## flow/config.mk

```make
export PLATFORM = sky130hd
export DESIGN_NAME = alu
export DESIGN_NICKNAME = alu
export VERILOG_FILES = /design/flow/design.v
export SDC_FILE = /design/flow/constraint.sdc
export NUM_CORES = 4
export LEC_CHECK = 0
export ABC_AREA = 1
export CAP_MARGIN = 20
export CORE_ASPECT_RATIO = 0.91
export CORE_MARGIN = 2
export CORE_UTILIZATION = 72
export PLACE_DENSITY = 0.38
export SLEW_MARGIN = 20
export TNS_END_PERCENT = 10
```

## flow/run.sh

```bash
#!/bin/bash
# the make line also repeats each setting of config.mk as NAME=value (left out here)
make -C /OpenROAD-flow-scripts/flow DESIGN_CONFIG=/design/flow/config.mk WORK_HOME=/design/flow/orfs CLKGATE_MAP_FILE= finish
```

## flow/constraint.sdc

```tcl
create_clock -name core_clock -period 7.64 [get_ports {clk}]
set_input_delay 1.5280 -clock core_clock [delete_from_list [all_inputs] [get_ports {clk}]]
set_output_delay 1.5280 -clock core_clock [all_outputs]
set_load 0.01 [all_outputs]
```

## flow/design.v

```verilog
module alu(
    output[16 - 1:0] data_out,
	 output 							  valid_out,
	 output 							  cmd_out,
	 input [16 - 1:0] data_in,
	 input 							  valid_in,
	 input 							  cmd_in,
	 output 									 amm_read,
	 output[8 - 1:0] amm_address,
	 input [8 - 1:0] amm_readdata,
	 input 									 amm_waitrequest,
	 input[1:0] 							 amm_response,
	 input clk,
	 input rst_n
    );
	reg[2:0] state;
	reg[5:0] nof_operands; 				 
	reg[3:0] opcode; 						 
	reg[7:0] operand[0:63];				 
	reg error;								 
	reg[11:0] result;						 
	reg[5:0] last_index;					 
	reg[5:0] current_index;				 
	reg[5:0] nof;							 
	reg      first_indirect;			 
	reg[7:0] shiftop1, shiftop2;
	wire[1:0] mod = data_in[9:8];		 
	wire[7:0] operand_dir = data_in[7:0];
	wire[7:0] cur_address = operand[current_index];
	wire      bad_address = (cur_address > 'h0F && cur_address < 'h30) || (cur_address > 'h7F && cur_address < 'hA0);
	wire      payload_beat = valid_in && !cmd_in;
	always @(posedge clk) begin
		if(!rst_n) begin
			state <= 3'd0;
		end
		else begin
		case(state)
			3'd0: begin
						if(cmd_in == 1 && valid_in == 1) begin
							opcode <= data_in[11:8];
							nof_operands <= data_in[5:0];
							nof <= data_in[5:0];
							last_index <= 0;
							current_index <= 0;
							first_indirect <= 0;
							shiftop1 <= 0;
							shiftop2 <= 0;
							error <= 0;
							result <= (data_in[11:8] == 1) ? 12'hFFF : 12'h000;
							state <= 3'd1;
							if(data_in[5:0] == 0) begin
								error <= 1;
								state <= 3'd2;
							end
							if(data_in[5:0] != 1 && (data_in[11:8] == 4 || data_in[11:8] == 5 || data_in[11:8] == 6 || data_in[11:8] == 7)) begin
								error <= 1;
								state <= 3'd2;
							end
							if(data_in[5:0] != 2 && (data_in[11:8] == 8 || data_in[11:8] == 9))
								error <= 1;
						end
			end
			3'd1: begin
						if(payload_beat) begin
							if(mod == 2'b00) begin
								case(opcode)
									0: result <= result + operand_dir;
									1: result <= result & operand_dir;
									2:  result <= result | operand_dir;
									3: result <= result ^ operand_dir;
									4: result <= ~{4'b0, operand_dir};
									5: result <= operand_dir + 12'd1;
									6: result <= operand_dir - 12'd1;
									7: result <= ~{4'b0, operand_dir} + 12'd1;
									8, 9: begin
										if(nof == nof_operands) shiftop1 <= operand_dir;
										else shiftop2 <= operand_dir;
									end
									default: ;
								endcase
							end
							if(mod == 2'b01) begin
								operand[last_index] <= operand_dir;
								last_index <= last_index + 1;
								if(nof == nof_operands) first_indirect <= 1;
							end
							nof <= nof - 1;
							if(nof == 1) begin
								if(error || (last_index == 0 && mod != 2'b01))
									state <= 3'd2;
								else
									state <= 3'd4;
							end
						end
			end
			3'd4: begin
				if(bad_address) begin
					error <= 1;
					state <= 3'd2;
				end
				else if(amm_waitrequest == 0) begin
					if(amm_response != 2'b00) begin
						error <= 1;
						state <= 3'd2;
					end
					else begin
						current_index <= current_index + 1;
						case(opcode)
							0: result <= result + amm_readdata;
							1: result <= result & amm_readdata;
							2:  result <= result | amm_readdata;
							3: result <= result ^ amm_readdata;
							4: result <= ~{4'b0, amm_readdata};
							5: result <= amm_readdata + 12'd1;
							6: result <= amm_readdata - 12'd1;
							7: result <= ~{4'b0, amm_readdata} + 12'd1;
							8, 9: begin
								if(first_indirect && current_index == 0) shiftop1 <= amm_readdata;
								else shiftop2 <= amm_readdata;
							end
							default: ;
						endcase
						if(current_index + 1 == last_index)
							state <= 3'd2;
					end
				end
			end
			3'd2: state <= 3'd3;
			default: state <= 3'd0;
		endcase
		end
	end
	reg[16 - 1:0]  		reg_data_out;
	reg 							  		reg_valid_out;
	reg 							  		reg_cmd_out;
	reg[11:0]                     final_result;
	always @(*) begin
		final_result = result;
		if(opcode == 4 || opcode == 7)
			final_result = {4'b0, result[7:0]};
		if(opcode == 8)
			final_result = {4'b0, shiftop1} >> shiftop2;
		if(opcode == 9)
			final_result = {4'b0, shiftop1 << shiftop2};
		if(error == 1)
			final_result = 12'hBAD;
		reg_data_out = 0;
		reg_valid_out = 0;
		reg_cmd_out = 0;
		if(state == 3'd2) begin
			reg_data_out[4] = error;
			reg_data_out[3:0] = opcode;
			reg_valid_out = 1;
			reg_cmd_out = 1;
		end
		if(state == 3'd3) begin
			reg_data_out[11:0] = final_result;
			reg_valid_out = 1;
		end
	end
	assign data_out = reg_data_out;
	assign valid_out = reg_valid_out;
	assign cmd_out = reg_cmd_out;
	assign amm_address = cur_address;
	assign amm_read = (state == 3'd4) && !bad_address;
endmodule
```

==> deck_impl_summary.md, run 1 <==
Physical Implementation Snapshot

Worst setup path
  • Crit Path Class: reg2out
  • Reg2reg path depth: 16
  • CP max FO: 64
  • Critical path data required time: 6.11 ns
  • Crit path to: amm_address[0]
  • Delay-heaviest family, CP: buffers and inverters
  • CP Buf/Inv Count: 3
  • Stages on worst setup path: 9
  • R2r setup slk: 3.05 ns
  • Worst setup SP type: flop
  • Slowest-stage cell, CP: o32ai_1
  • Arr. time, crit path: 4.73 ns
  • Reg2reg end: result[3]
  • Crit-path max cell delay: 0.71 ns
  • CP cell instances: buf_4 -> buf_4 -> o21ai_0 -> o22ai_1 -> nor2_1 -> o32ai_1 -> o21ai_0 -> o21ai_1 -> clkdlybuf4s50_1
  • Worst setup EP type: output port

Power
  • Switching Share: 24.0%
  • Seq pwr: 3.55 mW
  • Comb group: 605 uW
  • Main power group: sequential cells
  • Sw power: 1.64 mW
  • Leak Pwr: 10.6 nW
  • Seq pwr share: 51.9%
  • Pint: 5.20 mW
  • Pwr dens: 232 nW/um^2
  • Worst IR Drop VDD: 0.201 mV
  • Clock power share: 39.2%
  • Clock net power: 2.69 mW
  • Comb pwr share: 8.8%

Placement
  • Port Buf Inserts: 49
  • Final HPWL DP: 46300 um
  • DP Worst Slack: 2.29 ns
  • Gpl congestion: 0.963

Worst hold path
  • WHS Endpoint: state[4]
  • Worst min path class: reg2reg
  • Worst Hold Launch: state[2]
  • WHS Path Cells: 2

Final timing
  • RSZ-0062 raised after global routing: false
  • Final Cycle Share: 81.9%
  • Hold Violations, Final: 0
  • Period minus WS final: 6.26 ns
  • Peak Freq: 160 MHz
  • PnR worst setup slack: 1.38 ns
  • Least-Margin Pin Slew: 1.15 ns
  • Setup Skew: 0.0220 ns
  • Max-slew violations: 0
  • Hold Slack: 0.475 ns
  • Rel. slew slack: 22.9%
  • Fin Setup TNS: 0 ns
  • Final setup fails: 0

Clock tree
  • Clk latency of the worst-skew pair: 0.61 ns
  • Clock tree from TritonCTS: yes
  • Clock slew at reported path FFs: 0.06 ns
  • Clk sinks: 581
  • H-tree levels: 2
  • Post-CTS Repair Setup Buffers: 0
  • Num CTS Buffers: 54
  • Root Buffer: clkbuf_16
  • Hold_buf cts: 0
  • Max Root-Sink Buffers: 3
  • Post-CTS resize count: 0

Routing
  • Remaining DRCs: 0
  • Via count: 21000
  • Wire per inst: 24.2 um
  • Router iterations before antenna repair: 7
  • Initial DRC count: 3317
  • Vias/cell: 6.69
  • Routed WL: 75900 um
  • Routed Antenna Nets: 0

Run status
  • Outcome: finished clean

Die
  • I/O pin total: 58
  • Core area: 37100 um^2
  • Die area: 39300 um^2
  • Initial Util: 73.3%
  • Die X: 208 um
  • Row count: 67
  • Chip height: 189 um

GRT
  • Largest net degree at the start of global routing: 187
  • First-pass GRT wire length: 114000 um
  • All-layer global routing usage: 38.3%
  • Grt total ovfl: 0
  • Initial antenna violation count: 0
  • Vias in the first global route: 20000

Run
  • Log Warnings: 62
  • Max_cap viols: 0

Synth
  • Cell taking the most area after synthesis: edfxtp_1
  • Post-synth ARST share: 0%
  • Yosys simple share: 18.7%
  • Synth Instances: 2614
  • Synthesized cell area: 27200 um^2
  • Avg Inst Size Synth: 10.4 um^2
  • Register area share after synthesis: 63.8%
  • Unique cell types: 48
  • Synth Flop Type: edfxtp_1
  • Synth Area in Compound Gates: 9.34%
  • YS warnings: 1
  • # Cells Yosys: 2614
  • Largest cells by area after synthesis: edfxtp_1 63%, nand2_1 7.4%, nand3_1 5.5%
  • Post-synth top cells: 570 x edfxtp_1, 532 x nand2_1, 323 x nor2_1
  • XOR-XNOR Cells, Area Fraction: 1.19%
  • Adder Area Share: 2.17%
  • Synth logic family: simple AND/OR/NAND/NOR gates
  • Yosys Chip Area: 27200 um^2
  • Synth mux share: 0%
  • Seq cells post-synth: 581
  • Post-synth EDFFs: 570
  • Top-count cell post-synth: edfxtp_1
  • Max-area cell share: 63.0%

Final layout
  • Area growth from synthesis to layout: 8.73%
  • Final core utilization: 79.7%
  • Count of nets after finishing: 2689
[layer usage]
| layer | GRT usage [%] | part of all wire [%] | vias up |
|---|---|---|---|
| met2 | 60.9 | 47 | 1654 |
| li1 | - | - | 9233 |
| met3 | 7.60 | 13 | 253 |
| met1 | 52.5 | 36 | 9867 |
| met5 | 0 | 0 | - |
| met4 | 16.1 | 4.0 | 0 |
[cell type report]
cell class	instances	area, um^2
Sequential cell	581	17300
Antenna cell	1	2.50
Clock inverter	30	241
Multi-Input combinational cell	1745	8560
Timing Repair Buffer	79	711
Fill cell	2143	7520
Clock buffer	72	1500
Inverter	151	573
Tap cell	483	604
[per-stage QoR]
stage / std cells / instance area, um^2 / total power [mW]
2_1_floorplan: 2617 / 27200 / 3.98
3_3_place_gp: 3037 / 27800 / 4.18
4_1_cts: 3139 / 29500 / 6.80
6_report: 3142 / 29500 / 6.85
3_5_place_dp: 3037 / 27800 / 4.20
5_1_grt: 3141 / 29500 / 6.99
==> inputs of run 2 (changes only) <==
CORE_ASPECT_RATIO = unset   (was 0.91)
CTS_CLUSTER_DIAMETER = 305   (was unset)
PLACE_DENSITY = 0.66   (was 0.38)
TNS_END_PERCENT = unset   (was 10)
clock period = 4.88 ns   (was 7.64 ns; I/O delays follow)
==> run 2 against run 1 <==
  * Setup slack lost 1.3 ns
  * Final area up 1.9%
  * Clock skew up 0.0011 ns
  * Critical path depth unchanged
  * Core utilization grew 0.75 points
  * Synthesized cell count is the same
  * Hold slack worse by 0.020 ns
  * Highest routed layer is now met5
  * Cell count grew 1.8%
  * Sequential cell count unchanged
  * Non-clock buffer count grew 36
  * Sequential share of layout area shrank 1.1 points
  * Via count is 0.69% higher
==> deck_impl_summary.md, run 2 <==
Physical Implementation Snapshot

Synth
  • Post-synth EDFFs: 570
  • Adder Area Share: 2.17%
  • Synth Instances: 2614
  • # Cells Yosys: 2614
  • Synth mux share: 0%
  • Largest cells by area after synthesis: edfxtp_1 63%, nand2_1 7.4%, nand3_1 5.5%
  • Synthesized cell area: 27200 um^2
  • YS warnings: 1
  • Yosys simple share: 18.7%
  • Synth Flop Type: edfxtp_1
  • Seq cells post-synth: 581
  • Avg Inst Size Synth: 10.4 um^2
  • Top-count cell post-synth: edfxtp_1
  • Post-synth top cells: 570 x edfxtp_1, 532 x nand2_1, 323 x nor2_1
  • Synth Area in Compound Gates: 9.34%
  • Cell taking the most area after synthesis: edfxtp_1
  • Max-area cell share: 63.0%
  • Register area share after synthesis: 63.8%
  • Yosys Chip Area: 27200 um^2
  • Post-synth ARST share: 0%
  • XOR-XNOR Cells, Area Fraction: 1.19%
  • Synth logic family: simple AND/OR/NAND/NOR gates
  • Unique cell types: 48

Placement
  • Gpl congestion: 0.986
  • Placed cells: 3094
  • Port Buf Inserts: 49
  • Placed Area: 28100 um^2
  • Final HPWL DP: 47700 um

Die
  • Row count: 71
  • I/O pin total: 58
  • Die X: 198 um
  • Core area: 37400 um^2
  • Initial Util: 72.6%
  • Die area: 39300 um^2
  • Chip height: 198 um

Power
  • Switching Share: 23.7%
  • Sw power: 2.60 mW
  • Clock net power: 4.36 mW
  • Seq pwr share: 50.7%
  • Total power: 10.9 mW
  • Leak Pwr: 10.9 nW
  • Main power group: sequential cells
  • Pint: 8.35 mW
  • Pwr dens: 364 nW/um^2
  • Clock power share: 39.8%
  • Comb pwr share: 9.5%
  • Comb group: 1.04 mW
  • Seq pwr: 5.55 mW
  • Worst IR Drop VDD: 0.319 mV

Final layout
  • Count of nets after finishing: 2726
  • Area growth from synthesis to layout: 10.8%
  • Final Cell Area: 30100 um^2
  • Final Non-Filler Cells: 3200

Worst setup path
  • Delay-heaviest family, CP: AND-OR/OR-AND gates
  • Reg2reg path depth: 17
  • Arr. time, crit path: 3.80 ns
  • Critical path data required time: 3.90 ns
  • Slowest-stage cell, CP: o311ai_1
  • Crit-path max cell delay: 0.74 ns
  • Reg2reg end: shiftop1[5]
  • Worst setup SP type: flop
  • CP cell instances: buf_12 -> buf_4 -> o21ai_0 -> o22ai_1 -> nor2_1 -> o311ai_1 -> o211ai_1 -> o21ai_1 -> clkdlybuf4s50_1
  • Crit path to: amm_address[0]
  • CP max FO: 28
  • Stages on worst setup path: 9
  • Worst setup EP type: output port
  • R2r setup slk: 1.27 ns
  • CP Buf/Inv Count: 3
  • Crit Path Class: reg2out

Final timing
  • Period minus WS final: 4.78 ns
  • Hold Violations, Final: 0
  • Final setup fails: 0
  • Final Cycle Share: 97.9%
  • Rel. slew slack: 30.3%
  • Least-Margin Pin Slew: 1.04 ns
  • Setup Skew: 0.0232 ns
  • Hold Slack: 0.456 ns
  • Max-slew violations: 0
  • Peak Freq: 209 MHz

Clock tree
  • Clk sinks: 581
  • Hold_buf cts: 0
  • Root Buffer: clkbuf_16
  • Clk latency of the worst-skew pair: 0.62 ns
  • Clock tree from TritonCTS: yes
  • Clock slew at reported path FFs: 0.07 ns
  • Num CTS Buffers: 55
  • H-tree levels: 2
  • Max Root-Sink Buffers: 3

Routing
  • Routed Antenna Nets: 0
  • Wire per inst: 24.3 um
  • # diodes: 0
  • Remaining DRCs: 0
  • Routed WL: 77800 um
  • Via count: 21200
  • Initial DRC count: 3073
  • Router iterations before antenna repair: 9
  • Vias/cell: 6.61

GRT
  • Vias in the first global route: 20200
  • Grt total ovfl: 0
  • Initial antenna violation count: 1
  • All-layer global routing usage: 38.7%
  • Largest net degree at the start of global routing: 101
  • First-pass GRT wire length: 113000 um

Worst hold path
  • WHS Endpoint: state[4]
  • Worst Hold Launch: state[2]
  • WHS Path Cells: 2
  • Worst min path class: reg2reg

Run
  • Max_cap viols: 0
  • Log Warnings: 56

Run status
  • Outcome: finished clean
run 2: per-layer routing:
layer | routed length [um] | share of wire, % | global-route usage, % | vias to the layer above
li1 | - | - | - | 9302
met3 | 9300 | 12 | 7.87 | 318
met1 | 27000 | 35 | 49.0 | 9914
met2 | 36100 | 46 | 61.5 | 1616
met5 | 13 | 0.017 | 0 | -
met4 | 5410 | 6.9 | 25.0 | 2
run 2: metrics by stage:
| stage | util (%) | worst slack (ns) | setup TNS [ns] |
|---|---|---|---|
| finish | 80.5 | 0.101 | 0 |
| global route | 80.5 | -0.00792 | -0.00792 |
| CTS | 79.9 | 0.0490 | 0 |
| detailed placement | 75.1 | 0.737 | 0 |
| global placement | 75.1 | 0.767 | 0 |
| floorplan | - | 1.89 | 0 |
run 2: repair_timing:
action / 4_1_cts / 5_1_grt
setup buffers: 0 / 5
gates resized: 0 / 11
endpoints found under the setup margin: 0 / 3
run 2: cell type report:
type                       count  area (um^2)
timing repair buffer         115         1160
tap                          511          639
clock inverter                31          349
multi-input combinational   1745         8550
clock buffer                  66         1460
sequential                   581        17300
fill                        2179         7310
inverter                     151          586
==> inputs of run 3 (changes only) <==
ABC_AREA = unset   (was 1)
CELL_PAD_IN_SITES_GLOBAL_PLACEMENT = 0   (was unset)
CORE_ASPECT_RATIO = 0.61   (was unset)
CTS_CLUSTER_DIAMETER = unset   (was 305)
CTS_CLUSTER_SIZE = 40   (was unset)
GPL_ROUTABILITY_DRIVEN = 0   (was unset)
MAX_ROUTING_LAYER = met5   (was unset)
PLACE_DENSITY = unset   (was 0.66)
PLACE_DENSITY_LB_ADDON = 0.21   (was unset)
clock period = 3.33 ns   (was 4.88 ns; I/O delays follow)
==> run 3 against run 2 <==
  * Now fails the layout checks on negative setup slack
  * Routed wire length increased by 32%
  * Sequential power rose by 48%
  * Die size fell by 1.7%
  * Setup slack lost 1.3 ns
  * Sequential cell count is the same
  * Clock power is about 50% higher
  * Synthesized cell count shrank 34%
  * Register-to-register slack got worse by 2.5 ns
  * Largest cell class unchanged
==> deck_impl_summary.md, run 3 <==
Physical Implementation Snapshot

Final layout
  • Count of nets after finishing: 2093
  • Final Non-Filler Cells: 2542
  • Area growth from synthesis to layout: 20.7%
  • Fill cells: 1240

Synth
  • Synth logic family: multiplexers
  • Cell taking the most area after synthesis: edfxtp_1
  • Post-synth EDFFs: 570
  • # Cells Yosys: 1730
  • Register area share after synthesis: 65.0%
  • Synthesized cell area: 26700 um^2
  • Synth Flop Type: edfxtp_1
  • Top-count cell post-synth: edfxtp_1
  • Post-synth ARST share: 0%
  • Yosys Chip Area: 26700 um^2
  • YS warnings: 1
  • Synth Area in Compound Gates: 7.20%
  • Post-synth top cells: 570 x edfxtp_1, 150 x mux4_2, 135 x nor2_1
  • Avg Inst Size Synth: 15.4 um^2
  • Synth mux share: 13.7%
  • XOR-XNOR Cells, Area Fraction: 1.74%
  • Largest cells by area after synthesis: edfxtp_1 64%, mux4_2 13%, ha_1 2.1%
  • Adder Area Share: 2.22%
  • Seq cells post-synth: 581
  • Yosys simple share: 7.35%
  • Unique cell types: 70
  • Synth Instances: 1730
  • Max-area cell share: 64.2%

Final timing
  • Least-Margin Pin Slew: 1.12 ns
  • PnR worst setup slack: -1.22 ns
  • Setup Skew: 0.0339 ns
  • Rel. slew slack: 24.2%
  • Final setup fails: 60
  • Final Cycle Share: 137%
  • Fin Setup TNS: -41.52 ns
  • RSZ-0062 raised after global routing: true
  • Hold Violations, Final: 0
  • Max-slew violations: 0
  • Peak Freq: 220 MHz
  • Period minus WS final: 4.55 ns

Run
  • Log Warnings: 59
  • Max_cap viols: 0

Run status
  • Outcome: failed layout checks
  • SO Viols: negative setup slack

Worst setup path
  • Stages on worst setup path: 15
  • Delay-heaviest family, CP: AND-OR/OR-AND gates
  • Arr. time, crit path: 4.84 ns
  • CP Buf/Inv Count: 6
  • Worst setup EP type: flop
  • R2r setup slk: -1.22 ns
  • Cell mode on critical path: buf_4
  • Slowest-stage cell, CP: mux4_2
  • Crit path to: shiftop2[1]
  • CP cell instances: buf_12 -> mux4_2 -> mux2i_2 -> nand3b_1 -> a311oi_2 -> buf_4 -> a211o_1 -> a21oi_4 -> buf_4 -> buf_6 -> nor2b_4 -> buf_6 -> nand2_1 -> a221oi_2 -> buf_4
  • Crit Path Class: reg2reg
  • Critical path data required time: 3.63 ns
  • CP max FO: 8
  • Reg2reg end: shiftop2[1]
  • Reg2reg path depth: 15
  • Worst setup SP type: flop
  • Crit-path max cell delay: 0.63 ns

Routing
  • Via count: 21500
  • Routed WL: 103000 um
  • Router iterations before antenna repair: 22
  • Vias/cell: 8.46
  • Wire per inst: 40.5 um
  • Routed Antenna Nets: 0
  • Remaining DRCs: 0
  • Initial DRC count: 5511

GRT
  • All-layer global routing usage: 49.7%
  • Grt total ovfl: 0
  • Largest net degree at the start of global routing: 72
  • Initial antenna violation count: 22
  • First-pass GRT wire length: 135000 um
  • Vias in the first global route: 19600

Power
  • Clock power share: 39.0%
  • Switching Share: 25.3%
  • Seq pwr: 8.19 mW
  • Clock net power: 6.54 mW
  • Worst IR Drop VDD: 0.491 mV
  • Leak Pwr: 11.0 nW
  • Pint: 12.5 mW
  • Sw power: 4.24 mW
  • Comb pwr share: 12.0%
  • Main power group: sequential cells
  • Comb group: 2.02 mW
  • Pwr dens: 520 nW/um^2
  • Seq pwr share: 48.9%
  • Total power: 16.7 mW

Clock tree
  • Hold_buf cts: 0
  • Clock tree from TritonCTS: yes
  • Clock slew at reported path FFs: 0.07 ns
  • Clk sinks: 581
  • Clk latency of the worst-skew pair: 0.60 ns
  • H-tree levels: 2
  • Max Root-Sink Buffers: 3
  • Root Buffer: clkbuf_16
  • Num CTS Buffers: 50

Placement
  • Final HPWL DP: 52900 um
  • Placed cells: 2377
  • Port Buf Inserts: 49

Worst hold path
  • WHS Endpoint: operand[55][7]
  • Worst min path class: in2reg
  • WHS Path Cells: 1
  • Worst Hold Launch: data_in[7]

Die
  • Die X: 250 um
  • Core area: 36100 um^2
  • Die area: 38600 um^2
  • I/O pin total: 58
  • Initial Util: 73.9%
  • Row count: 54
  • Chip height: 154 um
[run 3: metal layers]
layer	global-route usage, %	part of all wire (%)
met1	64.9	29
met2	71.1	40
met3	22.6	20
met4	25.4	10
met5	1.74	0.30
[run 3: area by class of cell]
type                    instances  area [um^2]  share of cell area [%]
inverters                      51          194                   0.603
clock inverters                32          429                    1.33
clock buffers                  60         1310                    4.07
multi-input cells             995         9270                    28.8
diodes                         10         25.0                  0.0778
repair buffers                337         3000                    9.32
well taps                     476          596                    1.85
flip-flops and latches        581        17300                    53.9
[run 3: metrics by stage]
step | hold WS [ns] | setup WS (ns) | util, % | area [um^2]
after floorplan | 0.510 | -0.0362 | - | 26700
after CTS | 0.523 | -0.631 | 87.8 | 31700
after detailed placement | 0.608 | -0.608 | 80.3 | 29000
final | 0.536 | -1.22 | 89.2 | 32200
after global placement | 0.588 | -0.546 | 80.3 | 29000
after global routing | 0.518 | -1.11 | 89.1 | 32100
[run 3: timing repair]
action	CTS	global route
pin swaps	40	42
buffers inserted	48	21
endpoints found under the setup margin	60	67
cloned	4	0
gates resized	182	87
==> inputs of run 4 (changes only) <==
CELL_PAD_IN_SITES_GLOBAL_PLACEMENT = unset   (was 0)
CORE_ASPECT_RATIO = unset   (was 0.61)
CORE_UTILIZATION = 70   (was 72)
CTS_CLUSTER_SIZE = 30   (was 40)
GPL_ROUTABILITY_DRIVEN = unset   (was 0)
MAX_ROUTING_LAYER = unset   (was met5)
PLACE_DENSITY = 0.6   (was unset)
PLACE_DENSITY_LB_ADDON = unset   (was 0.21)
SETUP_SLACK_MARGIN = 1.16   (was unset)
clock period = 3.9 ns   (was 3.33 ns; I/O delays follow)
==> run 4 against run 3 <==
  * The layout still fails its checks (negative setup slack)
  * Largest cell class unchanged
  * Clock skew up 0.013 ns
  * Hold slack worse by 0.011 ns
  * Routed wire length down 7.0%
  * Die size up 2.7%
  * Combinational power down 16%
  * Power down 13%
  * Critical endpoint is now amm_read
  * Cell count up 0.75%
  * Critical path type is now reg2out
  * Clock-buffer cell count up 4
  * Synthesized area unchanged
  * Register-to-register slack better by 0.46 ns
  * Non-clock buffer count down 19
  * Sequential cell count unchanged
==> deck_impl_summary.md, run 4 <==
Physical Implementation Snapshot

Run
  • Max_cap viols: 0
  • Log Warnings: 60

Power
  • Pint: 10.9 mW
  • Leak Pwr: 11.1 nW
  • Pwr dens: 449 nW/um^2
  • Main power group: sequential cells
  • Comb group: 1.70 mW
  • Comb pwr share: 11.6%
  • Sw power: 3.68 mW
  • Clock power share: 40.7%
  • Clock net power: 5.95 mW
  • Seq pwr share: 47.7%
  • Switching Share: 25.2%
  • Worst IR Drop VDD: 0.481 mV
  • Total power: 14.6 mW
  • Seq pwr: 6.98 mW

Worst setup path
  • Worst setup EP type: output port
  • Arr. time, crit path: 4.28 ns
  • Critical path data required time: 3.12 ns
  • CP max FO: 6
  • Crit-path max cell delay: 0.54 ns
  • Crit path to: amm_read
  • Stages on worst setup path: 11
  • Crit Path Class: reg2out
  • Delay-heaviest family, CP: AND-OR/OR-AND gates
  • CP Buf/Inv Count: 4
  • Reg2reg path depth: 13
  • R2r setup slk: -0.76 ns
  • Slowest-stage cell, CP: mux4_2
  • CP cell instances: buf_12 -> buf_8 -> mux4_2 -> o32ai_4 -> nor3_4 -> a311oi_2 -> buf_4 -> o211ai_1 -> a21oi_4 -> nor2_4 -> buf_6
  • Reg2reg end: shiftop1[0]
  • Worst setup SP type: flop

Clock tree
  • Num CTS Buffers: 56
  • H-tree levels: 2
  • Clock tree from TritonCTS: yes
  • Clk latency of the worst-skew pair: 0.66 ns
  • Clock slew at reported path FFs: 0.07 ns
  • Max Root-Sink Buffers: 3
  • Root Buffer: clkbuf_16
  • Clk sinks: 581

Synth
  • Max-area cell share: 64.2%
  • Adder Area Share: 2.22%
  • Post-synth EDFFs: 570
  • # Cells Yosys: 1730
  • Yosys Chip Area: 26700 um^2
  • Synth logic family: multiplexers
  • Seq cells post-synth: 581
  • Synth Area in Compound Gates: 7.20%
  • Avg Inst Size Synth: 15.4 um^2
  • Synth Instances: 1730
  • Cell taking the most area after synthesis: edfxtp_1
  • Synth Flop Type: edfxtp_1
  • Unique cell types: 70
  • XOR-XNOR Cells, Area Fraction: 1.74%
  • Post-synth ARST share: 0%
  • Post-synth top cells: 570 x edfxtp_1, 150 x mux4_2, 135 x nor2_1
  • Top-count cell post-synth: edfxtp_1
  • Largest cells by area after synthesis: edfxtp_1 64%, mux4_2 13%, ha_1 2.1%
  • Synth mux share: 13.7%
  • Synthesized cell area: 26700 um^2
  • YS warnings: 1
  • Register area share after synthesis: 65.0%
  • Yosys simple share: 7.35%

Worst hold path
  • Worst Hold Launch: data_in[7]
  • Worst min path class: in2reg
  • WHS Endpoint: operand[44][7]
  • WHS Path Cells: 1

GRT
  • First-pass GRT wire length: 126000 um
  • Initial antenna violation count: 7
  • All-layer global routing usage: 45.1%
  • Vias in the first global route: 18600
  • Grt total ovfl: 0
  • Largest net degree at the start of global routing: 68

Run status
  • Outcome: failed layout checks
  • SO Viols: negative setup slack

Routing
  • Wire per inst: 37.4 um
  • Router iterations before antenna repair: 9
  • Vias/cell: 7.82
  • Initial DRC count: 4083
  • Via count: 20000
  • Routed Antenna Nets: 0
  • Routed WL: 95800 um
  • Remaining DRCs: 0

Final timing
  • PnR worst setup slack: -1.16 ns
  • Rel. slew slack: 32.2%
  • Final Cycle Share: 130%
  • Setup Skew: 0.0470 ns
  • Fin Setup TNS: -27.95 ns
  • Peak Freq: 198 MHz
  • Hold Violations, Final: 0
  • Least-Margin Pin Slew: 1.01 ns
  • Max-slew violations: 0
  • Hold Slack: 0.525 ns
  • RSZ-0062 raised after global routing: true
  • Final setup fails: 51
  • Period minus WS final: 5.06 ns

Final layout
  • Final core utilization: 86.7%
  • Area growth from synthesis to layout: 22.2%
  • Count of nets after finishing: 2079
  • Fill cells: 1439

Placement
  • Port Buf Inserts: 49
  • DP Worst Slack: -0.0365 ns
  • Final HPWL DP: 46600 um
  • Gpl congestion: 0.981

Die
  • Initial Util: 70.9%
  • Die area: 39700 um^2
  • Die X: 199 um
  • Chip height: 199 um
  • Core area: 37600 um^2
  • Row count: 71
  • I/O pin total: 58
run 4: final cells by class:
cell class / count / area [um^2] / share of cell area [%]
clock inverter: 40 / 517 / 1.59
multi-input combinational: 994 / 9420 / 28.9
antenna: 2 / 5.00 / 0.0154
tap: 511 / 639 / 1.96
sequential: 581 / 17400 / 53.2
clock buffer: 64 / 1430 / 4.39
timing repair buffer: 318 / 3020 / 9.25
inverter: 51 / 208 / 0.637
run 4: what timing repair did:
item	in CTS	in global routing
gates cloned	4	1
endpoints found under the setup margin	71	405
hold buffers	0	0
gates resized	242	72
pin swaps	55	37
setup buffers	76	32
run 4: per-stage QoR:
stage	cells	area (um^2)
3_5_place_dp	2342	28800
2_1_floorplan	1733	27000
6_report	2561	32600
5_1_grt	2559	32600
4_1_cts	2526	32000
3_3_place_gp	2342	28800
run 4: layer usage:
layer	part of all wire, %	vias up	wire length [um]	track usage, %
met5	0.094	-	90	0
met4	9.7	12	9310	24.8
met3	16	735	15200	11.5
met2	44	2443	42600	70.7
met1	30	9451	28600	58.6
li1	-	7389	-	-
==> inputs of run 5 (changes only) <==
CELL_PAD_IN_SITES_DETAIL_PLACEMENT = 1   (was unset)
CORE_UTILIZATION = 40   (was 70)
CTS_CLUSTER_DIAMETER = 117   (was unset)
CTS_CLUSTER_SIZE = unset   (was 30)
SETUP_SLACK_MARGIN = unset   (was 1.16)
clock period = 10.0 ns   (was 3.9 ns; I/O delays follow)
==> run 5 against run 4 <==
  * Now clean on timing, DRC and antenna
  * Critical path depth is 1 lower
  * Setup slack better by 4.1 ns
  * Sequential power is 61% lower
  * Cell count is 4.6% higher
  * Via count is 20% lower
  * Hold slack better by 0.050 ns
  * Synthesized cell count stayed put
  * Non-clock buffer count is 239 lower
==> deck_impl_summary.md, run 5 <==
Physical Implementation Snapshot

Synth
  • Post-synth ARST share: 0%
  • Seq cells post-synth: 581
  • Cell taking the most area after synthesis: edfxtp_1
  • Post-synth EDFFs: 570
  • Avg Inst Size Synth: 15.4 um^2
  • Max-area cell share: 64.2%
  • Yosys simple share: 7.35%
  • Synth Instances: 1730
  • Unique cell types: 70
  • Synthesized cell area: 26700 um^2
  • Adder Area Share: 2.22%
  • Yosys Chip Area: 26700 um^2
  • Synth mux share: 13.7%
  • YS warnings: 1
  • Synth Flop Type: edfxtp_1
  • XOR-XNOR Cells, Area Fraction: 1.74%
  • Register area share after synthesis: 65.0%
  • Top-count cell post-synth: edfxtp_1
  • # Cells Yosys: 1730
  • Post-synth top cells: 570 x edfxtp_1, 150 x mux4_2, 135 x nor2_1
  • Synth Area in Compound Gates: 7.20%
  • Synth logic family: multiplexers
  • Largest cells by area after synthesis: edfxtp_1 64%, mux4_2 13%, ha_1 2.1%

Placement
  • Port Buf Inserts: 49
  • DP Worst Slack: 3.55 ns
  • Final HPWL DP: 46200 um
  • Placed Area: 27900 um^2
  • Placed cells: 2568
  • Gpl congestion: 0.874

Power
  • Clock power share: 41.5%
  • Pwr dens: 182 nW/um^2
  • Clock net power: 2.25 mW
  • Seq pwr share: 50.4%
  • Worst IR Drop VDD: 0.171 mV
  • Pint: 4.17 mW
  • Total power: 5.43 mW
  • Switching Share: 23.2%
  • Main power group: sequential cells
  • Comb group: 443 uW
  • Seq pwr: 2.74 mW
  • Leak Pwr: 9.49 nW
  • Sw power: 1.26 mW
  • Comb pwr share: 8.2%

Die
  • Chip height: 262 um
  • Row count: 94
  • I/O pin total: 58
  • Die area: 68700 um^2
  • Core area: 65900 um^2
  • Die X: 262 um
  • Initial Util: 40.5%

Routing
  • Wire per inst: 26.7 um
  • Routed Antenna Nets: 0
  • Vias/cell: 5.99
  • Via count: 16000
  • Router iterations before antenna repair: 9
  • Initial DRC count: 1568
  • Routed WL: 71700 um
  • Remaining DRCs: 0
  • # diodes: 0

Final layout
  • Final core utilization: 45.4%
  • Final Cell Area: 29900 um^2
  • Area growth from synthesis to layout: 12.2%
  • Count of nets after finishing: 1844
  • Final Non-Filler Cells: 2680

Worst setup path
  • Crit-path max cell delay: 0.93 ns
  • Reg2reg path depth: 11
  • Crit path to: amm_read
  • CP cell instances: buf_4 -> mux4_2 -> mux2i_1 -> nand3b_1 -> a311oi_2 -> o211ai_1 -> a21oi_1 -> buf_4 -> nor2_1 -> clkdlybuf4s50_1
  • CP Buf/Inv Count: 3
  • Critical path data required time: 8.00 ns
  • R2r setup slk: 4.50 ns
  • Slowest-stage cell, CP: dfxtp_4
  • Worst setup SP type: flop
  • CP max FO: 53
  • Worst setup EP type: output port
  • Arr. time, crit path: 5.09 ns
  • Crit Path Class: reg2out
  • Reg2reg end: result[0]
  • Stages on worst setup path: 10
  • Delay-heaviest family, CP: buffers and inverters
  • Cell mode on critical path: buf_4

Final timing
  • RSZ-0062 raised after global routing: false
  • Hold Slack: 0.575 ns
  • Fin Setup TNS: 0 ns
  • Final Cycle Share: 70.9%
  • Setup Skew: 0.0670 ns
  • Least-Margin Pin Slew: 1.15 ns
  • Peak Freq: 141 MHz
  • Period minus WS final: 7.09 ns
  • Rel. slew slack: 22.9%
  • Hold Violations, Final: 0
  • Max-slew violations: 0
  • PnR worst setup slack: 2.91 ns
  • Final setup fails: 0

Worst hold path
  • WHS Path Cells: 2
  • Worst Hold Launch: state[3]
  • Worst min path class: reg2reg
  • WHS Endpoint: state[3]

Clock tree
  • Max Root-Sink Buffers: 3
  • Clock slew at reported path FFs: 0.06 ns
  • Clock tree from TritonCTS: yes
  • Root Buffer: clkbuf_16
  • Post-CTS Repair Setup Buffers: 0
  • H-tree levels: 2
  • Num CTS Buffers: 60
  • Clk latency of the worst-skew pair: 0.66 ns
  • Clk sinks: 581
  • Post-CTS resize count: 0
  • Hold_buf cts: 0

GRT
  • All-layer global routing usage: 20.9%
  • Largest net degree at the start of global routing: 77
  • Initial antenna violation count: 0
  • First-pass GRT wire length: 107000 um
  • Grt total ovfl: 0
  • Vias in the first global route: 16600

Run
  • Max_cap viols: 0
  • Log Warnings: 53

Run status
  • Outcome: finished clean
run 5: final cells by class:
cell class	count	area [um^2]
multi-input cells	994	8620
flip-flops and latches	581	17300
clock inverters	39	409
well taps	864	1080
inverters	51	191
clock buffers	72	1570
fillers	6488	36000
repair buffers	79	688
run 5: layer usage:
metal	part of all wire (%)	global-route usage (%)
met2	47	33.3
met1	44	30.1
met4	2.4	6.01
met3	6.3	3.15
met5	0	0
==> inputs of run 6 (changes only) <==
CELL_PAD_IN_SITES_DETAIL_PLACEMENT = unset   (was 1)
CORE_UTILIZATION = 70   (was 40)
CTS_CLUSTER_DIAMETER = unset   (was 117)
PLACE_DENSITY = unset   (was 0.6)
PLACE_DENSITY_LB_ADDON = 0.0   (was unset)
SETUP_SLACK_MARGIN = 1.02   (was unset)
clock period = 3.91 ns   (was 10.0 ns; I/O delays follow)
==> run 6 against run 5 <==
  * Now fails the layout checks on negative setup slack
  * Via count rose by 29%
  * Clock power rose by 140%
  * Combinational power rose to 3.9 times the previous value
  * Cell count fell by 3.4%
  * Sequential power rose to 2.5 times the previous value
  * Power rose to 2.6 times the previous value
  * Clock skew fell by 0.041 ns
  * Critical path depth rose by 1
  * Final area rose by 8.7%
  * Routed wire length rose by 45%
  * Core utilization rose by 41 points
  * First-iteration DRC count rose to 2.9 times the previous value
  * Largest cell class unchanged
==> deck_impl_summary.md, run 6 <==
Physical Implementation Snapshot

Run status
  • Outcome: failed layout checks
  • SO Viols: negative setup slack

Power
  • Seq pwr share: 49.7%
  • Comb pwr share: 12.4%
  • Switching Share: 26.0%
  • Comb group: 1.74 mW
  • Sw power: 3.65 mW
  • Pint: 10.4 mW
  • Total power: 14.0 mW
  • Leak Pwr: 11.0 nW
  • Worst IR Drop VDD: 0.588 mV
  • Clock net power: 5.31 mW
  • Main power group: sequential cells
  • Clock power share: 37.8%
  • Seq pwr: 6.97 mW
  • Pwr dens: 431 nW/um^2

Final timing
  • Setup Skew: 0.0256 ns
  • Final Cycle Share: 124%
  • Least-Margin Pin Slew: 1.03 ns
  • Final setup fails: 53
  • Peak Freq: 206 MHz
  • PnR worst setup slack: -0.955 ns
  • Hold Slack: 0.562 ns
  • Rel. slew slack: 30.5%
  • Fin Setup TNS: -27.01 ns
  • RSZ-0062 raised after global routing: true
  • Max-slew violations: 0
  • Period minus WS final: 4.87 ns
  • Hold Violations, Final: 0

Routing
  • Metal3 WL: 17700 um
  • Router iterations before antenna repair: 9
  • Met2 wire length: 44700 um
  • Top routing layer used: met5
  • Vias/cell: 8.01
  • Remaining DRCs: 0
  • Routed WL: 104000 um
  • Post-Route M1 WL: 29700 um
  • Initial DRC count: 4533
  • Routed Antenna Nets: 0
  • Wire per inst: 40.1 um
  • Via count: 20700

Synth
  • Top-count cell post-synth: edfxtp_1
  • Post-synth EDFFs: 570
  • Synth Area in Compound Gates: 7.20%
  • Post-synth top cells: 570 x edfxtp_1, 150 x mux4_2, 135 x nor2_1
  • XOR-XNOR Cells, Area Fraction: 1.74%
  • Avg Inst Size Synth: 15.4 um^2
  • Synth Flop Type: edfxtp_1
  • # Cells Yosys: 1730
  • Largest cells by area after synthesis: edfxtp_1 64%, mux4_2 13%, ha_1 2.1%
  • Adder Area Share: 2.22%
  • Register area share after synthesis: 65.0%
  • Cell taking the most area after synthesis: edfxtp_1
  • Max-area cell share: 64.2%
  • Yosys Chip Area: 26700 um^2
  • YS warnings: 1
  • Synth mux share: 13.7%
  • Synth Instances: 1730
  • Unique cell types: 70
  • Seq cells post-synth: 581
  • Post-synth ARST share: 0%
  • Yosys simple share: 7.35%
  • Synth logic family: multiplexers
  • Synthesized cell area: 26700 um^2

Worst setup path
  • Worst setup SP type: flop
  • Cell mode on critical path: buf_6
  • Reg2reg end: shiftop1[0]
  • R2r setup slk: -0.78 ns
  • CP Buf/Inv Count: 5
  • CP cell instances: buf_12 -> buf_4 -> buf_6 -> buf_16 -> mux4_2 -> o22ai_1 -> o22ai_2 -> a211o_1 -> a21oi_4 -> nor2_4 -> buf_6
  • Reg2reg path depth: 15
  • Crit Path Class: reg2out
  • Crit-path max cell delay: 0.62 ns
  • Arr. time, crit path: 4.08 ns
  • Slowest-stage cell, CP: mux4_2
  • Delay-heaviest family, CP: AND-OR/OR-AND gates
  • Worst setup EP type: output port
  • Critical path data required time: 3.13 ns
  • Stages on worst setup path: 11
  • Crit path to: amm_read
  • CP max FO: 7

Worst hold path
  • WHS Endpoint: operand[63][7]
  • Worst min path class: in2reg
  • WHS Path Cells: 1
  • Worst Hold Launch: data_in[7]

Placement
  • Final HPWL DP: 46300 um
  • Gpl congestion: 0.921
  • Placed cells: 2343
  • DP Worst Slack: -0.0379 ns
  • Placed Area: 28700 um^2
  • Port Buf Inserts: 49

Die
  • Chip height: 199 um
  • Initial Util: 70.9%
  • I/O pin total: 58
  • Core area: 37600 um^2
  • Die area: 39700 um^2
  • Row count: 71
  • Die X: 199 um

Final layout
  • Reg area: 17400 um^2
  • Fill cells: 1441
  • Final Non-Filler Cells: 2590
  • Final core utilization: 86.5%
  • Area growth from synthesis to layout: 21.9%
  • Count of nets after finishing: 2094
  • MI comb area: 9370 um^2
  • Final Cell Area: 32500 um^2

Run
  • Max_cap viols: 0
  • Log Warnings: 60

GRT
  • Largest net degree at the start of global routing: 73
  • Vias in the first global route: 18700
  • Grt total ovfl: 0
  • All-layer global routing usage: 46.3%
  • Initial antenna violation count: 15
  • First-pass GRT wire length: 128000 um

Clock tree
  • Max Root-Sink Buffers: 3
  • Clk latency of the worst-skew pair: 0.63 ns
  • Num CTS Buffers: 55
  • Root Buffer: clkbuf_16
  • Clk sinks: 581
  • H-tree levels: 2
  • Clock tree from TritonCTS: yes
  • Clock slew at reported path FFs: 0.07 ns
## run 6: repair_timing
action | in CTS | in global routing
endpoints found under the setup margin | 67 | 105
setup buffers | 88 | 32
gates resized | 253 | 65
gates cloned | 8 | 0
hold buffers | 0 | 0
pin swaps | 55 | 35
## run 6: area by class of cell
class / count / area share [%]
antenna: 16 / 0.123
clock buffer: 65 / 4.41
clock inverter: 38 / 0.812
inverter: 51 / 0.608
multi-input combinational: 995 / 28.8
sequential: 581 / 53.4
tap: 511 / 1.97
timing repair buffer: 333 / 9.88
## run 6: per-layer routing
metal | vias up | global-route usage (%)
met4 | 28 | 30.3
met1 | 9724 | 57.1
met2 | 2659 | 72.0
li1 | 7452 | -
met3 | 877 | 13.4
met5 | - | 1.15
==> inputs of run 7 (changes only) <==
ABC_AREA = 1   (was unset)
CORE_UTILIZATION = 66   (was 70)
PLACE_DENSITY = 0.6   (was unset)
PLACE_DENSITY_LB_ADDON = unset   (was 0.0)
SETUP_SLACK_MARGIN = unset   (was 1.02)
clock period = 4.19 ns   (was 3.91 ns; I/O delays follow)
==> run 7 against run 6 <==
  * The run now finishes clean
  * Sequential share of layout area grew 2.7 points
  * Register-to-register slack gained 1.4 ns
  * Sequential power shrank 7.5%
  * Critical path depth grew 5
  * Via count grew 2.3%
  * Synthesized area grew 1.9%
  * Hold slack lost 0.030 ns
  * Largest power group unchanged
  * Highest routed layer is now met4
==> deck_impl_summary.md, run 7 <==
Physical Implementation Snapshot

Final timing
  • Hold Violations, Final: 0
  • Final Cycle Share: 97.8%
  • Max-slew violations: 0
  • Least-Margin Pin Slew: 0.939 ns
  • Setup Skew: 0.0351 ns
  • Final setup fails: 0
  • PnR worst setup slack: 0.0901 ns
  • Peak Freq: 244 MHz
  • Rel. slew slack: 37.0%
  • Period minus WS final: 4.10 ns

Placement
  • DP Worst Slack: 0.347 ns
  • Placed cells: 3183
  • Final HPWL DP: 48700 um
  • Gpl congestion: 0.935
  • Port Buf Inserts: 49

Synth
  • Unique cell types: 48
  • Synth Instances: 2614
  • Synth Area in Compound Gates: 9.34%
  • Adder Area Share: 2.17%
  • Register area share after synthesis: 63.8%
  • Post-synth ARST share: 0%
  • Avg Inst Size Synth: 10.4 um^2
  • Yosys Chip Area: 27200 um^2
  • Synthesized cell area: 27200 um^2
  • # Cells Yosys: 2614
  • Synth Flop Type: edfxtp_1
  • Post-synth top cells: 570 x edfxtp_1, 532 x nand2_1, 323 x nor2_1
  • Top-count cell post-synth: edfxtp_1
  • Synth mux share: 0%
  • Seq cells post-synth: 581
  • YS warnings: 1
  • Largest cells by area after synthesis: edfxtp_1 63%, nand2_1 7.4%, nand3_1 5.5%
  • Max-area cell share: 63.0%
  • Synth logic family: simple AND/OR/NAND/NOR gates
  • Post-synth EDFFs: 570
  • Yosys simple share: 18.7%
  • XOR-XNOR Cells, Area Fraction: 1.19%
  • Cell taking the most area after synthesis: edfxtp_1

Final layout
  • Fill cells: 2699
  • Final core utilization: 75.9%
  • MI comb area: 8650 um^2
  • Area growth from synthesis to layout: 13.9%
  • Final Non-Filler Cells: 3305
  • Count of nets after finishing: 2804
  • Reg area: 17300 um^2

Clock tree
  • Hold_buf cts: 0
  • Max Root-Sink Buffers: 3
  • Clk sinks: 581
  • H-tree levels: 2
  • Clock slew at reported path FFs: 0.07 ns
  • Clk latency of the worst-skew pair: 0.64 ns
  • Clock tree from TritonCTS: yes
  • Num CTS Buffers: 55
  • Root Buffer: clkbuf_16

Power
  • Main power group: sequential cells
  • Switching Share: 24.2%
  • Clock power share: 39.9%
  • Seq pwr: 6.45 mW
  • Sw power: 3.11 mW
  • Comb group: 1.27 mW
  • Leak Pwr: 11.4 nW
  • Clock net power: 5.12 mW
  • Total power: 12.8 mW
  • Comb pwr share: 9.9%
  • Pwr dens: 415 nW/um^2
  • Worst IR Drop VDD: 0.451 mV
  • Pint: 9.73 mW
  • Seq pwr share: 50.2%

Worst setup path
  • CP max FO: 40
  • Crit path to: amm_read
  • Arr. time, crit path: 3.26 ns
  • Crit-path max cell delay: 0.36 ns
  • Stages on worst setup path: 16
  • Slowest-stage cell, CP: dfxtp_4
  • Crit Path Class: reg2out
  • Reg2reg path depth: 17
  • Reg2reg end: result[6]
  • Delay-heaviest family, CP: simple AND/OR/NAND/NOR gates
  • Cell mode on critical path: nand2_1
  • CP cell instances: buf_12 -> buf_4 -> buf_16 -> nand2_1 -> nand3_1 -> nand3_1 -> nand2_1 -> nand2_1 -> nand3_1 -> nand3_1 -> nand2_2 -> inv_2 -> nand2_1 -> nand2_1 -> inv_1 -> clkdlybuf4s15_1
  • CP Buf/Inv Count: 6
  • Critical path data required time: 3.35 ns
  • R2r setup slk: 0.59 ns
  • Worst setup EP type: output port
  • Worst setup SP type: flop

GRT
  • All-layer global routing usage: 36.9%
  • Grt total ovfl: 0
  • Vias in the first global route: 20600
  • Largest net degree at the start of global routing: 81
  • First-pass GRT wire length: 118000 um
  • Initial antenna violation count: 0

Run status
  • Outcome: finished clean

Run
  • Log Warnings: 55
  • Max_cap viols: 0

Routing
  • Via count: 21200
  • Remaining DRCs: 0
  • # diodes: 0
  • Router iterations before antenna repair: 7
  • Routed Antenna Nets: 0
  • Routed WL: 79200 um
  • Initial DRC count: 2545
  • Vias/cell: 6.42
  • Wire per inst: 24.0 um

Die
  • Chip height: 207 um
  • Initial Util: 66.7%
  • I/O pin total: 58
  • Core area: 40700 um^2
  • Die area: 42800 um^2
  • Die X: 207 um
  • Row count: 74

Worst hold path
  • Worst Hold Launch: state[2]
  • WHS Endpoint: state[4]
  • WHS Path Cells: 2
  • Worst min path class: reg2reg
run 7: repair_timing:
item,CTS,global route
cloned,4,4
resized,14,25
setup endpoints to repair,7,10
pin swaps,1,5
setup buffers,6,5
run 7: metrics by stage:
| step | setup TNS, ns | instance area [um^2] | hold slack (ns) |
|---|---|---|---|
| finish | 0 | 30900 | 0.533 |
| global route | -0.0219 | 30900 | 0.580 |
| CTS | 0 | 30700 | 0.527 |
| detailed placement | 0 | 28600 | 0.519 |
| global placement | 0 | 28600 | 0.520 |
| floorplan | 0 | 27200 | 0.406 |
run 7: layout make-up:
| class | instances | share of cell area [%] |
|---|---|---|
| clock buffers | 66 | 4.58 |
| clock inverters | 37 | 1.37 |
| inverters | 151 | 1.92 |
| multi-input cells | 1745 | 28.0 |
| flip-flops and latches | 581 | 56.1 |
| well taps | 532 | 2.15 |
| repair buffers | 191 | 5.89 |
| repair inverters | 2 | 0.0728 |
run 7: layer usage:
layer / track usage (%) / share of wire, % / vias up / wire length, um
li1: - / - / 9471 / -
met5: 0 / 0 / - / 0
met3: 6.15 / 10 / 248 / 8270
met4: 20.1 / 5.7 / 0 / 4520
met1: 48.2 / 37 / 10100 / 28900
met2: 59.6 / 47 / 1422 / 37400
==> inputs of run 8 (changes only) <==
ABC_AREA = unset   (was 1)
CELL_PAD_IN_SITES_DETAIL_PLACEMENT = 0   (was unset)
CELL_PAD_IN_SITES_GLOBAL_PLACEMENT = 0   (was unset)
CORE_MARGIN = 8   (was 2)
CORE_UTILIZATION = 29   (was 66)
CTS_CLUSTER_DIAMETER = 38   (was unset)
HOLD_SLACK_MARGIN = -0.06   (was unset)
PLACE_DENSITY = unset   (was 0.6)
PLACE_DENSITY_LB_ADDON = 0.18   (was unset)
TNS_END_PERCENT = 15   (was unset)
clock period = 8.14 ns   (was 4.19 ns; I/O delays follow)
==> run 8 against run 7 <==
  * Sequential share of layout area down 1.6 points
  * Synthesized area decreased by 1.9%
  * Clock power shrank 18%
  * Sequential cell count unchanged
  * Clock skew increased by 0.038 ns
  * Core utilization shrank 41 points
  * Critical endpoint unchanged
==> deck_impl_summary.md, run 8 <==
Physical Implementation Snapshot

Worst setup path
  • Reg2reg end: result[3]
  • R2r setup slk: 3.33 ns
  • Crit-path max cell delay: 0.85 ns
  • Crit path to: amm_read
  • Stages on worst setup path: 10
  • Worst setup SP type: flop
  • Arr. time, crit path: 4.72 ns
  • Reg2reg path depth: 12
  • Slowest-stage cell, CP: dfxtp_4
  • Crit Path Class: reg2out
  • CP max FO: 38
  • CP cell instances: buf_12 -> mux4_2 -> mux2i_1 -> nand3b_1 -> a311oi_1 -> a211o_1 -> a21oi_1 -> buf_4 -> nor2_1 -> clkdlybuf4s50_1
  • CP Buf/Inv Count: 3
  • Worst setup EP type: output port
  • Delay-heaviest family, CP: buffers and inverters
  • Critical path data required time: 6.51 ns

Die
  • Core area: 91400 um^2
  • I/O pin total: 58
  • Row count: 111
  • Chip height: 319 um
  • Initial Util: 29.2%
  • Die area: 102000 um^2
  • Die X: 319 um

Synth
  • Synth Instances: 1730
  • Top-count cell post-synth: edfxtp_1
  • Post-synth top cells: 570 x edfxtp_1, 150 x mux4_2, 135 x nor2_1
  • Synth Flop Type: edfxtp_1
  • Synth Area in Compound Gates: 7.20%
  • Unique cell types: 70
  • Synthesized cell area: 26700 um^2
  • YS warnings: 1
  • Adder Area Share: 2.22%
  • Yosys simple share: 7.35%
  • Yosys Chip Area: 26700 um^2
  • Register area share after synthesis: 65.0%
  • Max-area cell share: 64.2%
  • # Cells Yosys: 1730
  • Seq cells post-synth: 581
  • Largest cells by area after synthesis: edfxtp_1 64%, mux4_2 13%, ha_1 2.1%
  • Synth logic family: multiplexers
  • Avg Inst Size Synth: 15.4 um^2
  • XOR-XNOR Cells, Area Fraction: 1.74%
  • Post-synth ARST share: 0%
  • Synth mux share: 13.7%
  • Cell taking the most area after synthesis: edfxtp_1
  • Post-synth EDFFs: 570

Run
  • Max_cap viols: 0
  • Log Warnings: 53

Clock tree
  • Hold_buf cts: 0
  • Post-CTS resize count: 0
  • H-tree levels: 3
  • Clock slew at reported path FFs: 0.05 ns
  • Post-CTS Repair Setup Buffers: 0
  • Num CTS Buffers: 97
  • Clk sinks: 581
  • Max Root-Sink Buffers: 3
  • Clk latency of the worst-skew pair: 0.67 ns
  • Root Buffer: clkbuf_16
  • Clock tree from TritonCTS: yes

Final timing
  • Least-Margin Pin Slew: 1.09 ns
  • Rel. slew slack: 27.0%
  • Period minus WS final: 6.35 ns
  • Fin Setup TNS: 0 ns
  • Hold Violations, Final: 0
  • Setup Skew: 0.0729 ns
  • Max-slew violations: 0
  • RSZ-0062 raised after global routing: false
  • Final setup fails: 0
  • Peak Freq: 158 MHz
  • Final Cycle Share: 78.0%

Routing
  • Router iterations before antenna repair: 5
  • Wire per inst: 24.8 um
  • Initial DRC count: 1389
  • Routed Antenna Nets: 0
  • Routed WL: 76500 um
  • Remaining DRCs: 0
  • Via count: 16100
  • Vias/cell: 5.21
  • # diodes: 0

Power
  • Total power: 8.13 mW
  • Switching Share: 23.3%
  • Comb group: 554 uW
  • Seq pwr: 3.37 mW
  • Clock power share: 51.8%
  • Worst IR Drop VDD: 0.169 mV
  • Comb pwr share: 6.8%
  • Seq pwr share: 41.4%
  • Main power group: clock
  • Clock net power: 4.21 mW
  • Pint: 6.24 mW
  • Sw power: 1.90 mW
  • Leak Pwr: 10.2 nW
  • Pwr dens: 255 nW/um^2

Worst hold path
  • WHS Endpoint: state[3]
  • Worst min path class: reg2reg
  • Worst Hold Launch: state[3]
  • WHS Path Cells: 2

Placement
  • Placed cells: 2902
  • Gpl congestion: 0.836
  • Port Buf Inserts: 49
  • Placed Area: 28400 um^2
  • Final HPWL DP: 49800 um

Final layout
  • Fill cells: 8691
  • Reg area: 17300 um^2
  • Area growth from synthesis to layout: 19.4%
  • Final core utilization: 34.8%
  • Count of nets after finishing: 1892
  • MI comb area: 8620 um^2
  • Final Non-Filler Cells: 3084
  • Final Cell Area: 31800 um^2

GRT
  • Vias in the first global route: 16100
  • Largest net degree at the start of global routing: 75
  • Initial antenna violation count: 1
  • All-layer global routing usage: 14.6%
  • Grt total ovfl: 0
  • First-pass GRT wire length: 111000 um

Run status
  • Outcome: finished clean
-- run 8: metrics by stage --
step                      hold WS [ns]  setup WS [ns]
final                            0.507           1.79
after global routing             0.538           1.50
after CTS                        0.505           1.61
after detailed placement         0.498           2.29
after global placement           0.494           2.31
after floorplan                  0.510           3.55
-- run 8: final cells by class --
| cell class | instances | share of cell area (%) |
|---|---|---|
| clock inverter | 67 | 2.91 |
| inverter | 51 | 0.601 |
| timing repair buffer | 90 | 2.42 |
| tap | 1186 | 4.66 |
| sequential | 581 | 54.5 |
| multi-input combinational | 994 | 27.1 |
| clock buffer | 115 | 7.84 |
-- run 8: layer usage --
metal | track usage, % | vias up | wire length [um]
met5 | 0 | - | 0
met4 | 3.64 | 0 | 1410
met3 | 2.57 | 107 | 3810
met2 | 24.1 | 486 | 37300
met1 | 19.8 | 8415 | 34000
li1 | - | 7054 | -
==> inputs of run 9 (changes only) <==
ABC_AREA = 1   (was unset)
CELL_PAD_IN_SITES_DETAIL_PLACEMENT = 1   (was 0)
CELL_PAD_IN_SITES_GLOBAL_PLACEMENT = unset   (was 0)
CORE_UTILIZATION = 40   (was 29)
CTS_CLUSTER_DIAMETER = 253   (was 38)
HOLD_SLACK_MARGIN = unset   (was -0.06)
PLACE_DENSITY = 0.6   (was unset)
PLACE_DENSITY_LB_ADDON = unset   (was 0.18)
TNS_END_PERCENT = unset   (was 15)
clock period = 10.0 ns   (was 8.14 ns; I/O delays follow)
==> run 9 against run 8 <==
  * First-iteration DRC count rose by 39%
  * Synthesized cell count rose by 51%
  * Sequential cell count did not move
  * Critical path type unchanged
  * Largest cell class unchanged
  * Largest power group is now sequential cells
==> deck_impl_summary.md, run 9 <==
Physical Implementation Snapshot

Run status
  • Outcome: finished clean

Worst setup path
  • CP cell instances: buf_4 -> buf_4 -> nand2_1 -> nand3_1 -> nand3_1 -> nand2_1 -> nand2_1 -> nand3_1 -> nand3_1 -> nand2_2 -> nor2_1 -> nand2_1 -> nand2_1 -> nand2_1 -> nand2_1 -> inv_1 -> clkdlybuf4s50_1
  • CP Buf/Inv Count: 4
  • Crit path to: amm_read
  • CP max FO: 71
  • Slowest-stage cell, CP: dfxtp_4
  • Crit Path Class: reg2out
  • Stages on worst setup path: 17
  • Reg2reg end: result[1]
  • Critical path data required time: 8.00 ns
  • Crit-path max cell delay: 0.79 ns
  • Cell mode on critical path: nand2_1
  • Delay-heaviest family, CP: buffers and inverters
  • R2r setup slk: 5.02 ns
  • Reg2reg path depth: 16
  • Worst setup SP type: flop
  • Worst setup EP type: output port
  • Arr. time, crit path: 5.16 ns

Final timing
  • Fin Setup TNS: 0 ns
  • RSZ-0062 raised after global routing: false
  • Hold Slack: 0.513 ns
  • Final Cycle Share: 71.6%
  • Rel. slew slack: 29.8%
  • Least-Margin Pin Slew: 1.05 ns
  • Hold Violations, Final: 0
  • Final setup fails: 0
  • Peak Freq: 140 MHz
  • Setup Skew: 0.0621 ns
  • Max-slew violations: 0
  • Period minus WS final: 7.16 ns

Synth
  • Post-synth ARST share: 0%
  • Unique cell types: 48
  • Synth Area in Compound Gates: 9.34%
  • Max-area cell share: 63.0%
  • Synthesized cell area: 27200 um^2
  • Seq cells post-synth: 581
  • Synth Instances: 2614
  • Post-synth top cells: 570 x edfxtp_1, 532 x nand2_1, 323 x nor2_1
  • Yosys Chip Area: 27200 um^2
  • Synth logic family: simple AND/OR/NAND/NOR gates
  • Synth Flop Type: edfxtp_1
  • XOR-XNOR Cells, Area Fraction: 1.19%
  • Post-synth EDFFs: 570
  • Avg Inst Size Synth: 10.4 um^2
  • # Cells Yosys: 2614
  • Top-count cell post-synth: edfxtp_1
  • YS warnings: 1
  • Adder Area Share: 2.17%
  • Register area share after synthesis: 63.8%
  • Yosys simple share: 18.7%
  • Cell taking the most area after synthesis: edfxtp_1
  • Synth mux share: 0%
  • Largest cells by area after synthesis: edfxtp_1 63%, nand2_1 7.4%, nand3_1 5.5%

Clock tree
  • Post-CTS Repair Setup Buffers: 0
  • Post-CTS resize count: 0
  • Clock tree from TritonCTS: yes
  • Root Buffer: clkbuf_16
  • Clock slew at reported path FFs: 0.06 ns
  • H-tree levels: 2
  • Clk sinks: 581
  • Num CTS Buffers: 61
  • Clk latency of the worst-skew pair: 0.66 ns
  • Max Root-Sink Buffers: 3
  • Hold_buf cts: 0

Power
  • Comb group: 473 uW
  • Clock power share: 42.0%
  • Worst IR Drop VDD: 0.147 mV
  • Main power group: sequential cells
  • Pwr dens: 181 nW/um^2
  • Switching Share: 24.5%
  • Comb pwr share: 8.6%
  • Leak Pwr: 10.7 nW
  • Sw power: 1.34 mW
  • Clock net power: 2.31 mW
  • Seq pwr share: 49.4%
  • Pint: 4.15 mW
  • Seq pwr: 2.71 mW

Worst hold path
  • WHS Endpoint: state[4]
  • Worst min path class: reg2reg
  • WHS Path Cells: 2
  • Worst Hold Launch: state[2]

Final layout
  • Final core utilization: 45.1%
  • Count of nets after finishing: 2697
  • Area growth from synthesis to layout: 11.5%
  • Final Cell Area: 30300 um^2
  • Final Non-Filler Cells: 3544

Routing
  • Remaining DRCs: 0
  • Routed Antenna Nets: 0
  • Initial DRC count: 1925
  • Wire per inst: 23.6 um
  • Routed WL: 83600 um
  • # diodes: 0
  • Vias/cell: 5.80
  • Via count: 20600
  • Router iterations before antenna repair: 5

GRT
  • Largest net degree at the start of global routing: 193
  • First-pass GRT wire length: 128000 um
  • Initial antenna violation count: 1
  • Vias in the first global route: 21600
  • All-layer global routing usage: 21.1%
  • Grt total ovfl: 0

Die
  • Die area: 76500 um^2
  • Initial Util: 40.4%
  • Chip height: 277 um
  • I/O pin total: 58
  • Die X: 277 um
  • Row count: 95
  • Core area: 67200 um^2

Placement
  • Placed cells: 3430
  • Final HPWL DP: 51900 um
  • Gpl congestion: 0.981
  • Port Buf Inserts: 49
  • Placed Area: 28300 um^2

Run
  • Max_cap viols: 0
  • Log Warnings: 55
==> run 9: final cells by class <==
| type | instances | area (um^2) |
|---|---|---|
| clock buffer | 71 | 1560 |
| fill | 7347 | 36900 |
| clock inverter | 43 | 472 |
| timing repair buffer | 80 | 696 |
| sequential | 581 | 17300 |
| multi-input combinational | 1745 | 8560 |
| inverter | 151 | 573 |
| tap | 873 | 1090 |
==> run 9: routing by layer <==
layer	GRT usage (%)	part of all wire [%]
met5	0	0
met4	9.21	4.4
met3	2.37	5.6
met1	27.2	42
met2	35.9	48
==> run 9: per-stage QoR <==
step	setup slack, ns	power, mW
after floorplan	5.98	3.04
after global placement	3.69	3.21
after detailed placement	3.57	3.23
after CTS	2.83	5.52
after global routing	2.49	5.64
final	2.84	5.49
==> inputs of run 10 (changes only) <==
ABC_AREA = unset   (was 1)
CAP_MARGIN = 40   (was 20)
CORE_ASPECT_RATIO = 1.57   (was unset)
CORE_MARGIN = 10   (was 8)
CORE_UTILIZATION = 52   (was 40)
CTS_CLUSTER_DIAMETER = unset   (was 253)
HOLD_SLACK_MARGIN = 0.29   (was unset)
MIN_ROUTING_LAYER = met2   (was unset)
PLACE_DENSITY = unset   (was 0.6)
SETUP_SLACK_MARGIN = 0.34   (was unset)
SLEW_MARGIN = 25   (was 20)
==> run 10 against run 9 <==
  * Cell count down 28%
  * Sequential share of layout area up 0.28 points
  * Core utilization up 15 points
  * Register-to-register slack worse by 0.15 ns
  * Routed wire length down 4.7%
  * Non-clock buffer count up 67
  * Global-route usage up 17 points
  * Via count up 5.5%
  * Sequential power about the same
  * Maximum frequency up 3.7%
  * Setup slack better by 0.26 ns
  * Final area down 0.46%
  * Largest power group unchanged
==> deck_impl_summary.md, run 10 <==
Physical Implementation Snapshot

Run status
  • Outcome: finished clean

Clock tree
  • Num CTS Buffers: 52
  • Root Buffer: clkbuf_16
  • Post-CTS Repair Setup Buffers: 0
  • Clk sinks: 581
  • Clock tree from TritonCTS: yes
  • H-tree levels: 2
  • Post-CTS resize count: 0
  • Max Root-Sink Buffers: 3
  • Hold_buf cts: 0

Synth
  • Unique cell types: 70
  • Post-synth ARST share: 0%
  • Post-synth EDFFs: 570
  • Synth mux share: 13.7%
  • Synth Flop Type: edfxtp_1
  • Adder Area Share: 2.22%
  • Largest cells by area after synthesis: edfxtp_1 64%, mux4_2 13%, ha_1 2.1%
  • Synth Area in Compound Gates: 7.20%
  • Cell taking the most area after synthesis: edfxtp_1
  • # Cells Yosys: 1730
  • Seq cells post-synth: 581
  • XOR-XNOR Cells, Area Fraction: 1.74%
  • YS warnings: 1
  • Max-area cell share: 64.2%
  • Yosys simple share: 7.35%
  • Yosys Chip Area: 26700 um^2
  • Synthesized cell area: 26700 um^2
  • Synth logic family: multiplexers

Final timing
  • Rel. slew slack: 39.2%
  • Period minus WS final: 6.90 ns
  • Fin Setup TNS: 0 ns
  • Final setup fails: 0
  • Final Cycle Share: 69.0%
  • Least-Margin Pin Slew: 0.909 ns
  • RSZ-0062 raised after global routing: false

Final layout
  • Reg area: 17300 um^2
  • Fill cells: 4716
  • MI comb area: 8630 um^2

Worst setup path
  • Slowest-stage cell, CP: buf_4
  • Reg2reg path depth: 13
  • Reg2reg end: result[2]
  • CP cell instances: buf_16 -> buf_4 -> mux4_2 -> o21ai_0 -> nor3_1 -> a311oi_1 -> a211o_1 -> a21oi_1 -> buf_4 -> nor2_1 -> clkdlybuf4s50_1
  • Critical path data required time: 8.00 ns
  • Worst setup EP type: output port
  • R2r setup slk: 4.87 ns
  • Arr. time, crit path: 4.90 ns
  • Worst setup SP type: flop
  • Stages on worst setup path: 11

GRT
  • Largest net degree at the start of global routing: 76
  • Grt total ovfl: 0
  • Initial antenna violation count: 1

Worst hold path
  • WHS Endpoint: state[3]

Power
  • Clock net power: 2.14 mW
  • Clock power share: 39.9%
  • Comb group: 498 uW
  • Worst IR Drop VDD: 0.132 mV
  • Sw power: 1.28 mW
  • Seq pwr share: 50.8%
  • Main power group: sequential cells
  • Comb pwr share: 9.3%
  • Pwr dens: 178 nW/um^2

Run
  • Max_cap viols: 0

Placement
  • Final HPWL DP: 52300 um
  • Port Buf Inserts: 49

Routing
  • Router iterations before antenna repair: 8
  • Routed WL: 79700 um
  • Remaining DRCs: 0

Die
  • Die X: 201 um
  • I/O pin total: 58
  • Core area: 50500 um^2
  • Die area: 61000 um^2
==> run 10: stage by stage <==
| step | total power, mW | utilization (%) | setup WS (ns) | hold slack, ns | instances |
|---|---|---|---|---|---|
| 2_1_floorplan | 3.05 | - | 5.03 | 0.510 | 1733 |
| 3_3_place_gp | 3.22 | 54.8 | 3.64 | 0.495 | 2385 |
| 3_5_place_dp | 3.24 | 55.3 | 3.58 | 0.525 | 2414 |
| 4_1_cts | 5.32 | 58.8 | 2.94 | 0.534 | 2510 |
| 5_1_grt | 5.49 | 59.7 | 2.86 | 0.565 | 2561 |
| 6_report | 5.35 | 59.7 | 3.10 | 0.537 | 2563 |
==> run 10: layout make-up <==
class | instances | share of cell area, %
Clock buffer | 59 | 4.40
Sequential cell | 581 | 57.5
Tap cell | 682 | 2.83
Multi-Input combinational cell | 994 | 28.6
Clock inverter | 37 | 1.46
Timing Repair Buffer | 147 | 4.42
Inverter | 51 | 0.635
Antenna cell | 12 | 0.0996
==> run 10: routing by layer <==
layer	GRT usage (%)	up-vias	part of all wire (%)
li1	-	7000	-
met1	-	7218	0
met2	51.4	6675	54
met3	41.2	806	35
met4	9.99	4	11
met5	3.89	-	0.12
No activity file was given, so power comes from the tool's default toggle rates.
